==> inputs of try-yarrow <==
==> flow/design.v <==
module DCIM (
    input clk,
    input rst_n,
    input in_valid,
    input [127:0] in_data1,
    input [127:0] in_data2,
    input [127:0] in_data3,
    input [127:0] in_data4, 
    output reg out_valid,
    output reg [12:0] O1,
    output reg [12:0] O2,
    output reg [12:0] O3,
    output reg [12:0] O4
);
reg [127:0] in_data1_dff, in_data2_dff, in_data3_dff, in_data4_dff;
always @(posedge clk) begin
    in_data1_dff <= in_data1;
    in_data2_dff <= in_data2;
    in_data3_dff <= in_data3;
    in_data4_dff <= in_data4;
end
reg in_valid_dff, in_valid_d2, in_valid_d3, in_valid_d4, in_valid_d5, in_valid_d6, in_valid_d7, in_valid_d8;
reg [1:0] cnt;
always @(posedge clk or negedge rst_n) begin
    if (!rst_n) begin
        in_valid_dff <= 1'b0;
        in_valid_d2 <= 1'b0;
        in_valid_d3 <= 1'b0;
        in_valid_d4 <= 1'b0;
        in_valid_d5 <= 1'b0;
        in_valid_d6 <= 1'b0;
        in_valid_d7 <= 1'b0;
        in_valid_d8 <= 1'b0;
    end
    else begin
        in_valid_dff <= in_valid;
        in_valid_d2 <= in_valid_dff;
        in_valid_d3 <= in_valid_d2;
        in_valid_d4 <= in_valid_d3;
        in_valid_d5 <= in_valid_d4;
        in_valid_d6 <= in_valid_d5;
        in_valid_d7 <= in_valid_d6;
        in_valid_d8 <= in_valid_d7;
    end
end
reg [4:0] sum1_1 [0:15], sum2_1 [0:15], sum3_1 [0:15], sum4_1 [0:15];
reg [5:0] sum1_2 [0:7], sum2_2 [0:7], sum3_2 [0:7], sum4_2 [0:7];
reg [6:0] sum1_3 [0:3], sum2_3 [0:3], sum3_3 [0:3], sum4_3 [0:3];
reg [7:0] sum1_4 [0:1], sum2_4 [0:1], sum3_4 [0:1], sum4_4 [0:1];
reg [8:0] sum1_5, sum2_5, sum3_5, sum4_5;
generate
    genvar i_1;
    for (i_1 = 0; i_1 < 16; i_1 = i_1 + 1) begin
        always @(posedge clk) begin
            sum1_1[i_1] <= in_data1_dff[127-i_1*8:124-i_1*8] + in_data1_dff[123-i_1*8:120-i_1*8];
            sum2_1[i_1] <= in_data2_dff[127-i_1*8:124-i_1*8] + in_data2_dff[123-i_1*8:120-i_1*8];
            sum3_1[i_1] <= in_data3_dff[127-i_1*8:124-i_1*8] + in_data3_dff[123-i_1*8:120-i_1*8];
            sum4_1[i_1] <= in_data4_dff[127-i_1*8:124-i_1*8] + in_data4_dff[123-i_1*8:120-i_1*8];
        end
    end
endgenerate
generate
    genvar i_2;
    for (i_2 = 0; i_2 < 8; i_2 = i_2 + 1) begin
        always @(posedge clk) begin
            sum1_2[i_2] <= sum1_1[i_2*2] + sum1_1[i_2*2+1];
            sum2_2[i_2] <= sum2_1[i_2*2] + sum2_1[i_2*2+1];
            sum3_2[i_2] <= sum3_1[i_2*2] + sum3_1[i_2*2+1];
            sum4_2[i_2] <= sum4_1[i_2*2] + sum4_1[i_2*2+1];
        end
    end
endgenerate
generate
    genvar i_3;
    for (i_3 = 0; i_3 < 4; i_3 = i_3 + 1) begin
        always @(posedge clk) begin
            sum1_3[i_3] <= sum1_2[i_3*2] + sum1_2[i_3*2+1];
            sum2_3[i_3] <= sum2_2[i_3*2] + sum2_2[i_3*2+1];
            sum3_3[i_3] <= sum3_2[i_3*2] + sum3_2[i_3*2+1];
            sum4_3[i_3] <= sum4_2[i_3*2] + sum4_2[i_3*2+1];
        end
    end
endgenerate
generate
    genvar i_4;
    for (i_4 = 0; i_4 < 2; i_4 = i_4 + 1) begin
        always @(posedge clk) begin
            sum1_4[i_4] <= sum1_3[i_4*2] + sum1_3[i_4*2+1];
            sum2_4[i_4] <= sum2_3[i_4*2] + sum2_3[i_4*2+1];
            sum3_4[i_4] <= sum3_3[i_4*2] + sum3_3[i_4*2+1];
            sum4_4[i_4] <= sum4_3[i_4*2] + sum4_3[i_4*2+1];
        end
    end
endgenerate
always @(posedge clk) begin
    sum1_5 <= sum1_4[0] + sum1_4[1];
    sum2_5 <= sum2_4[0] + sum2_4[1];
    sum3_5 <= sum3_4[0] + sum3_4[1];
    sum4_5 <= sum4_4[0] + sum4_4[1];
end
always @(posedge clk or negedge rst_n) begin
    if (!rst_n) begin
        cnt <= 2'd0;
    end
    else begin
        if (in_valid_d6) begin
            cnt <= cnt + 1;
        end
    end
end
reg [12:0] sum1, sum2, sum3, sum4;
always @(posedge clk or negedge rst_n) begin
    if (!rst_n) begin
        sum1 <= 13'b0;
        sum2 <= 13'b0;
        sum3 <= 13'b0;
        sum4 <= 13'b0;
    end
    else begin
        if (in_valid_d6) begin
            if (~|cnt) begin
                sum1 <= sum1_5;
                sum2 <= sum2_5;
                sum3 <= sum3_5;
                sum4 <= sum4_5;
            end else begin
                sum1 <= {sum1[11:0], 1'b0} + sum1_5;
                sum2 <= {sum2[11:0], 1'b0} + sum2_5;
                sum3 <= {sum3[11:0], 1'b0} + sum3_5;
                sum4 <= {sum4[11:0], 1'b0} + sum4_5;
            end
        end
    end
end
always @(posedge clk or negedge rst_n) begin
    if (!rst_n) begin
        O1 <= 13'b0;
        O2 <= 13'b0;
        O3 <= 13'b0;
        O4 <= 13'b0;
    end
    else begin
        if (in_valid_d7 & ~|cnt) begin
            O1 <= sum1;
            O2 <= sum2;
            O3 <= sum3;
            O4 <= sum4;
        end 
        else begin
            O1 <= 13'b0;
            O2 <= 13'b0;
            O3 <= 13'b0;
            O4 <= 13'b0;
        end
    end
end
always @(posedge clk or negedge rst_n) begin
    if (!rst_n) begin
        out_valid <= 1'b0;
    end
    else begin
        if (in_valid_d7 & ~|cnt) begin
            out_valid <= 1'b1;
        end
        else begin
            out_valid <= 1'b0;
        end
    end
end
endmodule
==> flow/run.sh <==
#!/bin/bash
# the make line also repeats each setting of config.mk as NAME=value (left out here)
make -C /OpenROAD-flow-scripts/flow DESIGN_CONFIG=/design/flow/config.mk WORK_HOME=/design/flow/orfs CLKGATE_MAP_FILE= finish
==> flow/config.mk <==
export PLATFORM = sky130hd
export DESIGN_NAME = DCIM
export DESIGN_NICKNAME = DCIM
export VERILOG_FILES = /design/flow/design.v
export SDC_FILE = /design/flow/constraint.sdc
export NUM_CORES = 4
export LEC_CHECK = 0
export ABC_AREA = 1
export CAP_MARGIN = 20
export CORE_MARGIN = 2
export CORE_UTILIZATION = 72
export CTS_CLUSTER_DIAMETER = 372
export GPL_ROUTABILITY_DRIVEN = 0
export HOLD_SLACK_MARGIN = -0.09
export MIN_ROUTING_LAYER = met1
export SETUP_SLACK_MARGIN = 0.52
export SLEW_MARGIN = 15
==> flow/constraint.sdc <==
create_clock -name core_clock -period 2.02 [get_ports {clk}]
set_input_delay 0.4040 -clock core_clock [delete_from_list [all_inputs] [get_ports {clk}]]
set_output_delay 0.4040 -clock core_clock [all_outputs]
set_load 0.01 [all_outputs]
==> try-violet: changes against try-yarrow <==
ABC_AREA = not set   (was 1)
CORE_UTILIZATION = 70   (was 72)
CTS_CLUSTER_DIAMETER = not set   (was 372)
CTS_CLUSTER_SIZE = 37   (was not set)
GPL_ROUTABILITY_DRIVEN = not set   (was 0)
HOLD_SLACK_MARGIN = not set   (was -0.09)
MIN_ROUTING_LAYER = not set   (was met1)
SETUP_SLACK_MARGIN = -0.13   (was 0.52)
SLEW_MARGIN = 20   (was 15)
==> flow/constraint.sdc (replaced) <==
create_clock -name core_clock -period 1.78 [get_ports {clk}]
set_input_delay 0.3560 -clock core_clock [delete_from_list [all_inputs] [get_ports {clk}]]
set_output_delay 0.3560 -clock core_clock [all_outputs]
set_load 0.01 [all_outputs]
==> try-raven: changes against try-yarrow <==
CORE_MARGIN = 3   (was 2)
CORE_UTILIZATION = 47   (was 72)
GPL_ROUTABILITY_DRIVEN = 1   (was 0)
GPL_TIMING_DRIVEN = 0   (was not set)
HOLD_SLACK_MARGIN = not set   (was -0.09)
PLACE_DENSITY = 0.76   (was not set)
SETUP_SLACK_MARGIN = -0.03   (was 0.52)
TNS_END_PERCENT = 5   (was not set)
==> flow/constraint.sdc (replaced) <==
create_clock -name core_clock -period 3.05 [get_ports {clk}]
set_input_delay 0.6100 -clock core_clock [delete_from_list [all_inputs] [get_ports {clk}]]
set_output_delay 0.6100 -clock core_clock [all_outputs]
set_load 0.01 [all_outputs]
==> results_dict.tcl <==
# yosys + openroad results
set metrics [dict create \
    track_usage 0.294 \
    grt_pass1_vias 33900 \
    status "complete, but fails checks" \
    n_fill_cell 3277 \
    logic_area_mm2 0.0215 \
    route.met3.wl_um 5440 \
    sh_comb_area 0.343 \
    dpl_cell_area_mm2 0.0578 \
    crit_path_end_kind "flop" \
    initial_core_util 0.705 \
    finalWorstSetupSlack_ns -0.231 \
    setup_violations 34 \
    failed_checks "negative setup slack" \
]
Source of the figures above: try-violet

==> results_dict.tcl <==
# yosys + openroad results
set metrics [dict create \
    status "finished clean" \
    initial_core_util 0.727 \
    grt_pass1_vias 38300 \
    core_area_mm2 0.0700 \
    sh_comb_area 0.353 \
    regArea_mm2 0.0276 \
    track_usage 0.332 \
    logic_area_mm2 0.0229 \
    n_fill_cell 2244 \
    route.met3.wl_um 11500 \
    setup_violations 0 \
    crit_path_end_kind "flop" \
    n_antenna_cell 10 \
]
Source of the figures above: try-yarrow

==> results_dict.tcl <==
# yosys + openroad results
set metrics [dict create \
    status "finished clean" \
    finalWorstSetupSlack_ns 0.594 \
    initial_core_util 0.474 \
    ys_seq_frac 0.542 \
    grt_pass1_vias 33900 \
    simple_gate_share 0.0803 \
    track_usage 0.187 \
    setup_violations 0 \
    crit_path_end_kind "output pin" \
    route.met3.wl_um 5510 \
    routed_via_density 4.72 \
    wirelength_um 105000 \
    holdBufCountCts 1 \
    n_fill_cell 8629 \
    logic_area_mm2 0.0209 \
]
Source of the figures above: try-raven

